==> inputs of exp/delta <==
## alu
module alu #(parameter DATA_WIDTH = 32, OP = 3)
(
    input wire start,
    input wire clk,
    input wire reset_n,
    input wire [DATA_WIDTH - 1 : 0] A,
    input wire [DATA_WIDTH - 1 : 0] B,
    input wire [OP - 1 : 0] op,
    output reg [DATA_WIDTH - 1 : 0] result,
    output reg done
);
clock: 12.4 ns
lec_check: 0
abc_area: 1
cap_margin: 20
core_aspect_ratio: 0.5
core_margin: 2
core_utilization: 48
cts_cluster_diameter: 312
cts_cluster_size: 100
place_density_lb_addon: 0.07
slew_margin: 10
tns_end_percent: 30
run.sh (not shown) runs the stock make flow with config.mk's settings and CLKGATE_MAP_FILE=.
==> inputs of exp/indigo, as changes to exp/delta <==
Settings changed: ABC_AREA 1 to 0, CORE_UTILIZATION 48 to 60, HOLD_SLACK_MARGIN from default to 0.29.
==> inputs of exp/onyx, as changes to exp/delta <==
Settings changed: ABC_AREA 1 to 0, CORE_ASPECT_RATIO 0.5 to 0.96, CORE_UTILIZATION 48 to 52, CTS_CLUSTER_DIAMETER 312 to default, CTS_CLUSTER_SIZE 100 to 29, SETUP_SLACK_MARGIN from default to -0.48, TNS_END_PERCENT 30 to default.
==> flow/constraint.sdc (replaced) <==
create_clock -name core_clock -period 7.68 [get_ports {clk}]
set_input_delay 1.5360 -clock core_clock [delete_from_list [all_inputs] [get_ports {clk}]]
set_output_delay 1.5360 -clock core_clock [all_outputs]
set_load 0.01 [all_outputs]
==> summary of the runs <==
exp/delta produced a clean layout. exp/onyx ran to the end with violations: setup timing. exp/indigo went through all stages and came out clean. Routed wire length, lowest first: exp/indigo, exp/onyx, exp/delta. Worst hold slack, lowest first: exp/delta, exp/onyx, exp/indigo. Non-clock buffer count, highest first: exp/onyx, exp/indigo, exp/delta. In sequential cell count, exp/onyx and exp/indigo do not differ. Between exp/indigo and exp/onyx, the lower first-iteration DRC count is in exp/onyx (gap 54%, measured against exp/onyx). In clock-buffer cell count, exp/indigo and exp/delta do not differ. Utilization: exp/indigo > exp/onyx > exp/delta. Of exp/onyx and exp/delta, exp/delta has the higher synthesized cell count (gap 23%, measured against exp/delta). Sequential share of layout area, highest first: exp/indigo, exp/delta, exp/onyx.

---

==> quartz <==
alu again, from the RTL that the note above started with.
make LEC_CHECK=0 ABC_AREA=1 CAP_MARGIN=20 CORE_MARGIN=2 CORE_UTILIZATION=40 CTS_CLUSTER_DIAMETER=378 CTS_CLUSTER_SIZE=25 MAX_ROUTING_LAYER=met4 SLEW_MARGIN=20 finish   # period 9.5 ns
==> inputs of nickel, as changes to quartz <==
Settings changed: ABC_AREA 1 to not set, CORE_UTILIZATION 40 to 64, CTS_CLUSTER_DIAMETER 378 to not set, CTS_CLUSTER_SIZE 25 to not set, MAX_ROUTING_LAYER met4 to not set.
==> flow/constraint.sdc (replaced) <==
create_clock -name core_clock -period 9.23 [get_ports {clk}]
set_input_delay 1.8460 -clock core_clock [delete_from_list [all_inputs] [get_ports {clk}]]
set_output_delay 1.8460 -clock core_clock [all_outputs]
set_load 0.01 [all_outputs]
==> inputs of violet, as changes to quartz <==
Settings changed: ABC_AREA 1 to not set, CORE_UTILIZATION 40 to 66, CTS_CLUSTER_DIAMETER 378 to not set, CTS_CLUSTER_SIZE 25 to not set, MAX_ROUTING_LAYER met4 to not set.
==> flow/constraint.sdc (replaced) <==
create_clock -name core_clock -period 7.78 [get_ports {clk}]
set_input_delay 1.5560 -clock core_clock [delete_from_list [all_inputs] [get_ports {clk}]]
set_output_delay 1.5560 -clock core_clock [all_outputs]
set_load 0.01 [all_outputs]
==> inputs of ember, as changes to quartz <==
Settings changed: CORE_UTILIZATION 40 to 53, CTS_CLUSTER_SIZE 25 to 98, PLACE_DENSITY set to 0.84.
==> notes <==
- Against ember, the area after synthesis of violet is lower by about 8%.
- Die size, highest first: quartz, ember, nickel, violet.
- The highest worst hold slack belongs to nickel, the lowest to quartz.
- ember completed without violations. violet ended with an error in global routing (5_1_grt). nickel ran to the end with no violations. quartz produced a clean layout.
- Of ember and quartz, ember has the higher critical path depth (gap 2).
- Of violet and quartz, quartz has the higher synthesized cell count (gap about 23%, measured against quartz).
- In flip-flop count, ember and quartz do not differ.
- Utilization: nickel > ember > quartz.

---

==> inputs of build 62 <==
alu again, from the RTL that the note above started with.
clock: 9.5 ns
lec_check: 0
abc_area: 1
cap_margin: 20
core_aspect_ratio: 0.5
core_margin: 2
core_utilization: 32
cts_cluster_diameter: 378
cts_cluster_size: 98
max_routing_layer: met4
slew_margin: 20
==> build 65: changes against build 62 <==
ABC_AREA = not set   (was 1)
CORE_ASPECT_RATIO = not set   (was 0.5)
CORE_UTILIZATION = 45   (was 32)
CTS_CLUSTER_DIAMETER = not set   (was 378)
CTS_CLUSTER_SIZE = not set   (was 98)
MAX_ROUTING_LAYER = not set   (was met4)
==> flow_metrics.py <==
# Generated from Yosys and OpenROAD reports
metrics = {
    "worst_setup_path": {
        "path_depth": 24,
        "r2r_start": "result_reg[31]$_DFFE_PN0P_",
        "cp_max_fo": 9,
        "arrival_ps": 9300,
    },
    "drt": {
        "drtIter0Drc": 1850,
        "wl_per_cell_um": 25.74,
        "drt-met1-wl_um": 34370,
    },
    "floorplanning": {
        "die_h_um": 225.0,
    },
    "finish": {
        "layout.area.comb_um2": 18060,
    },
    "logic_synthesis": {
        "ys_cells": 2621,
        "xor_share_pct": 3.824,
    },
    "timing": {
        "skew_ps": 13.08,
    },
    "cts": {
        "clk_pin_slew_ps": 60,
    },
    "run_status": {
        "status": "no timing/DRC/antenna violations",
    },
}
That was build 65.
==> flow_metrics.py <==
# Generated from Yosys and OpenROAD reports
metrics = {
    "run_status": {
        "status": "no timing/DRC/antenna violations",
    },
    "drt": {
        "wl_per_cell_um": 20.18,
        "drtIter0Drc": 2072,
    },
    "logic_synthesis": {
        "ys_cells": 3413,
        "xor_share_pct": 0.8020,
    },
    "worst_setup_path": {
        "arrival_ps": 9440,
        "path_depth": 26,
        "cp_max_fo": 14,
        "r2r_start": "result_reg[30]$_DFFE_PN0P_",
    },
    "cts": {
        "clk_pin_slew_ps": 70,
    },
    "timing": {
        "skew_ps": 9.883,
    },
}
That was build 62.

---

==> harbor: inputs <==
alu again, from the RTL that the note above started with.
export LEC_CHECK = 0
export CAP_MARGIN = 20
export CORE_MARGIN = 2
export CORE_UTILIZATION = 62
export CTS_CLUSTER_DIAMETER = 370
export CTS_CLUSTER_SIZE = 98
export SLEW_MARGIN = 20
create_clock -name core_clock -period 4.04 [get_ports {clk}]
==> inputs of maple, as changes to harbor <==
Settings changed: CORE_UTILIZATION 62 to 72, CTS_CLUSTER_DIAMETER 370 to unset, CTS_CLUSTER_SIZE 98 to unset, PLACE_DENSITY set to 0.35, SETUP_SLACK_MARGIN set to 1.98.
==> flow/constraint.sdc (replaced) <==
create_clock -name core_clock -period 6.65 [get_ports {clk}]
set_input_delay 1.3300 -clock core_clock [delete_from_list [all_inputs] [get_ports {clk}]]
set_output_delay 1.3300 -clock core_clock [all_outputs]
set_load 0.01 [all_outputs]
==> inputs of garnet, as changes to harbor <==
Settings changed: CORE_UTILIZATION 62 to 40, CTS_CLUSTER_DIAMETER 370 to unset, CTS_CLUSTER_SIZE 98 to unset, GPL_ROUTABILITY_DRIVEN set to 0, SETUP_SLACK_MARGIN set to -0.04.
==> flow/constraint.sdc (replaced) <==
create_clock -name core_clock -period 9.5 [get_ports {clk}]
set_input_delay 1.9000 -clock core_clock [delete_from_list [all_inputs] [get_ports {clk}]]
set_output_delay 1.9000 -clock core_clock [all_outputs]
set_load 0.01 [all_outputs]
==> summary of the runs <==
- harbor did not get past 5_1_grt. maple aborted during 4_1_cts, error DPL-0033. garnet completed without violations.
- Between garnet and harbor, the lower die size is in harbor (gap about 54%, measured against harbor).
- Synthesized cell count is the same in harbor and maple.
- Area after synthesis is the same in maple and garnet.
==> figures <==
item                                                                          maple       garnet                     harbor
Floorplan core density                                                        73.6%        40.6%                      63.3%
Chip Height                                                                  179 um       238 um                     192 um
Max H-tree Level                                                                  -            3                          3
Count of placed standard cells including taps                                  3348         3461                       3558
CTS resizes                                                                       -            0                        708
HPWL after detailed placement                                               76.0 mm      69.0 mm                    75.5 mm
Horizontal die dimension                                                     179 um       238 um                     192 um
Standard cell core area                                                 0.0299 mm^2  0.0541 mm^2                0.0347 mm^2
Area of the die                                                         0.0319 mm^2  0.0569 mm^2                0.0370 mm^2
Post-Place Setup Slack                                                     -2.29 ns     0.100 ns                   -4.25 ns
Status                                                    aborted with a tool error  no timing/DRC/antenna violations  aborted with a tool error
Failing step                                                                4_1_cts            -                    5_1_grt
Maximum buffer depth of the clock tree                                            -            2                          2
Number of setup buffers added after CTS                                           -            0                         82
Number of buffers added by the clock tree synthesis step                          -            9                          9

---

==> inputs of 05-02 <==
alu again, from the RTL that the note above started with.
==> flow/design.v (excerpt) <==
module alu #(parameter DATA_WIDTH = 32, OP = 3)
(
    input wire start,
    input wire clk,
    input wire reset_n,
    input wire [DATA_WIDTH - 1 : 0] A,
    input wire [DATA_WIDTH - 1 : 0] B,
    input wire [OP - 1 : 0] op,
    output reg [DATA_WIDTH - 1 : 0] result,
    output reg done
);
Settings: LEC_CHECK=0, ABC_AREA=1, CAP_MARGIN=20, CELL_PAD_IN_SITES_DETAIL_PLACEMENT=2, CELL_PAD_IN_SITES_GLOBAL_PLACEMENT=1, CORE_ASPECT_RATIO=0.53, CORE_MARGIN=4, CORE_UTILIZATION=40, CTS_CLUSTER_SIZE=42, GPL_ROUTABILITY_DRIVEN=0, MIN_ROUTING_LAYER=met2, PLACE_DENSITY=0.73, SETUP_SLACK_MARGIN=0.27, SLEW_MARGIN=40, TNS_END_PERCENT=85; clock period 9.5 ns.
==> 10-23 (differences from 05-02) <==
--- a/flow/config.mk
+++ b/flow/config.mk
@@ -9,6 +9,5 @@
 export CAP_MARGIN = 20
 export CELL_PAD_IN_SITES_DETAIL_PLACEMENT = 2
-export CELL_PAD_IN_SITES_GLOBAL_PLACEMENT = 1
-export CORE_ASPECT_RATIO = 0.53
+export CELL_PAD_IN_SITES_GLOBAL_PLACEMENT = 3
 export CORE_MARGIN = 4
 export CORE_UTILIZATION = 40
@@ -16,6 +15,5 @@
 export GPL_ROUTABILITY_DRIVEN = 0
 export MIN_ROUTING_LAYER = met2
-export PLACE_DENSITY = 0.73
-export SETUP_SLACK_MARGIN = 0.27
+export SETUP_SLACK_MARGIN = -0.04
 export SLEW_MARGIN = 40
-export TNS_END_PERCENT = 85
+export TNS_END_PERCENT = 55
==> flow_summary.json <==
{
  "grt_use_total_pct": 54.49,
  "die_h_um": 253.1,
  "status": "finished clean",
  "die_x_um": 253.1,
  "post_cts_resized": 0,
  "grtUsageMet3_pct": 66.45
}
Source of the figures above: 10-23

==> flow_summary.json <==
{
  "die_h_um": 186.4,
  "status": "stopped before the end",
  "error": "[ERROR GRT-0116] Global routing finished with congestion. Check the congestion regions in the DRC Viewer.",
  "grt_use_total_pct": 74.06,
  "lastStage": "global routing (5_1_grt)"
}
Source of the figures above: 05-02


---

==> build 9 <==
==> flow/design.v <==
module alu #(parameter DATA_WIDTH = 32, OP = 3)
(
    input wire start,
    input wire clk,
    input wire reset_n,
    input wire [DATA_WIDTH - 1 : 0] A,
    input wire [DATA_WIDTH - 1 : 0] B,
    input wire [OP - 1 : 0] op,
    output reg [DATA_WIDTH - 1 : 0] result,
    output reg done
);
  localparam AND = 3'b000;   
  localparam OR  = 3'b001;   
  localparam ADD = 3'b010;   
  localparam NOP = 3'b011;   
  localparam SUB = 3'b100;   
  localparam MUL = 3'b101;   
  localparam SLT = 3'b110;   
  reg done_reg;
  reg [DATA_WIDTH - 1 : 0] result_reg;
  always @(posedge clk or negedge reset_n) begin
    if (!reset_n) begin
      result_reg <= 32'h00000000;
    end
    else begin
      if(start) begin
        case (op)
          AND: result_reg <=  A & B;
          OR : result_reg <=  A | B;
          ADD: result_reg <=  A + B;
          SUB: result_reg <=  A - B;
          MUL: result_reg <=  A * B;
          SLT: result_reg <= (A < B) ? 32'b1 : 32'b0;
          default: result_reg <= 32'h00000000;
        endcase
      end
    end
  end
  always @(posedge clk or negedge reset_n) begin
    if(!reset_n) begin
      done_reg <= 1'b0;
    end
    else begin
      if(start && (op != NOP)) begin
        done_reg <= 1'b1;
      end
      else begin
        done_reg <= 1'b0;
      end
    end
  end
  always @(posedge clk or negedge reset_n) begin
    if (!reset_n) begin
      done <= 1'b0;
    end
    else begin
      done <= done_reg;
    end
  end
  always @(posedge clk or negedge reset_n) begin
    if (!reset_n) begin
      result <= 32'h00000000;
    end
    else begin
      result <= result_reg;
    end
  end
endmodule
==> flow/run.sh <==
#!/bin/bash
# the make line also repeats each setting of config.mk as NAME=value (left out here)
make -C /OpenROAD-flow-scripts/flow DESIGN_CONFIG=/design/flow/config.mk WORK_HOME=/design/flow/orfs CLKGATE_MAP_FILE= finish
==> flow/config.mk <==
export PLATFORM = sky130hd
export DESIGN_NAME = alu
export DESIGN_NICKNAME = alu
export VERILOG_FILES = /design/flow/design.v
export SDC_FILE = /design/flow/constraint.sdc
export NUM_CORES = 4
export LEC_CHECK = 0
export ABC_AREA = 0
export CAP_MARGIN = 20
export CORE_ASPECT_RATIO = 0.96
export CORE_MARGIN = 2
export CORE_UTILIZATION = 72
export CTS_CLUSTER_SIZE = 29
export PLACE_DENSITY = 0.67
export SETUP_SLACK_MARGIN = 3.14
export SLEW_MARGIN = 10
==> flow/constraint.sdc <==
create_clock -name core_clock -period 12.4 [get_ports {clk}]
set_input_delay 2.4800 -clock core_clock [delete_from_list [all_inputs] [get_ports {clk}]]
set_output_delay 2.4800 -clock core_clock [all_outputs]
set_load 0.01 [all_outputs]
==> build 18 (differences from build 9) <==
- ABC_AREA: 0 -> not set
- CORE_ASPECT_RATIO: 0.96 -> not set
- CORE_UTILIZATION: 72 -> 64
- CTS_CLUSTER_SIZE: 29 -> 35
- PLACE_DENSITY: 0.67 -> not set
- SETUP_SLACK_MARGIN: 3.14 -> not set
- SLEW_MARGIN: 10 -> 20
- TNS_END_PERCENT: not set -> 5
==> flow/constraint.sdc (replaced) <==
create_clock -name core_clock -period 7.78 [get_ports {clk}]
set_input_delay 1.5560 -clock core_clock [delete_from_list [all_inputs] [get_ports {clk}]]
set_output_delay 1.5560 -clock core_clock [all_outputs]
set_load 0.01 [all_outputs]
==> build 36 (differences from build 9) <==
- CORE_UTILIZATION: 72 -> 66
- CTS_CLUSTER_DIAMETER: not set -> 358
- CTS_CLUSTER_SIZE: 29 -> 43
- HOLD_SLACK_MARGIN: not set -> -0.02
- PLACE_DENSITY: 0.67 -> 0.6
- SETUP_SLACK_MARGIN: 3.14 -> -0.48
==> flow/constraint.sdc (replaced) <==
create_clock -name core_clock -period 7.68 [get_ports {clk}]
set_input_delay 1.5360 -clock core_clock [delete_from_list [all_inputs] [get_ports {clk}]]
set_output_delay 1.5360 -clock core_clock [all_outputs]
set_load 0.01 [all_outputs]
==> summary of the runs <==
Non-clock buffer count: build 36 is lower than build 18 (39). Build 36 finished with negative setup slack left. Build 9 aborted during global routing (5_1_grt). Build 18 finished but fails on negative setup slack. Of build 18 and build 36, build 36 has the higher via count (gap 5.8%, measured against build 36). The lowest die area belongs to build 9, the highest to build 18. Core utilization: build 18 is lower than build 36 (0.24 points). Between build 36 and build 18, the lower final cell count is in build 36 (gap 1.0%, measured against build 18). In build 36 the worst hold slack is worse than in build 18, by 0.0057 ns. Flip-flop count is the same in build 36 and build 18. In build 36 the final area is lower than in build 18, by about 2.2%.
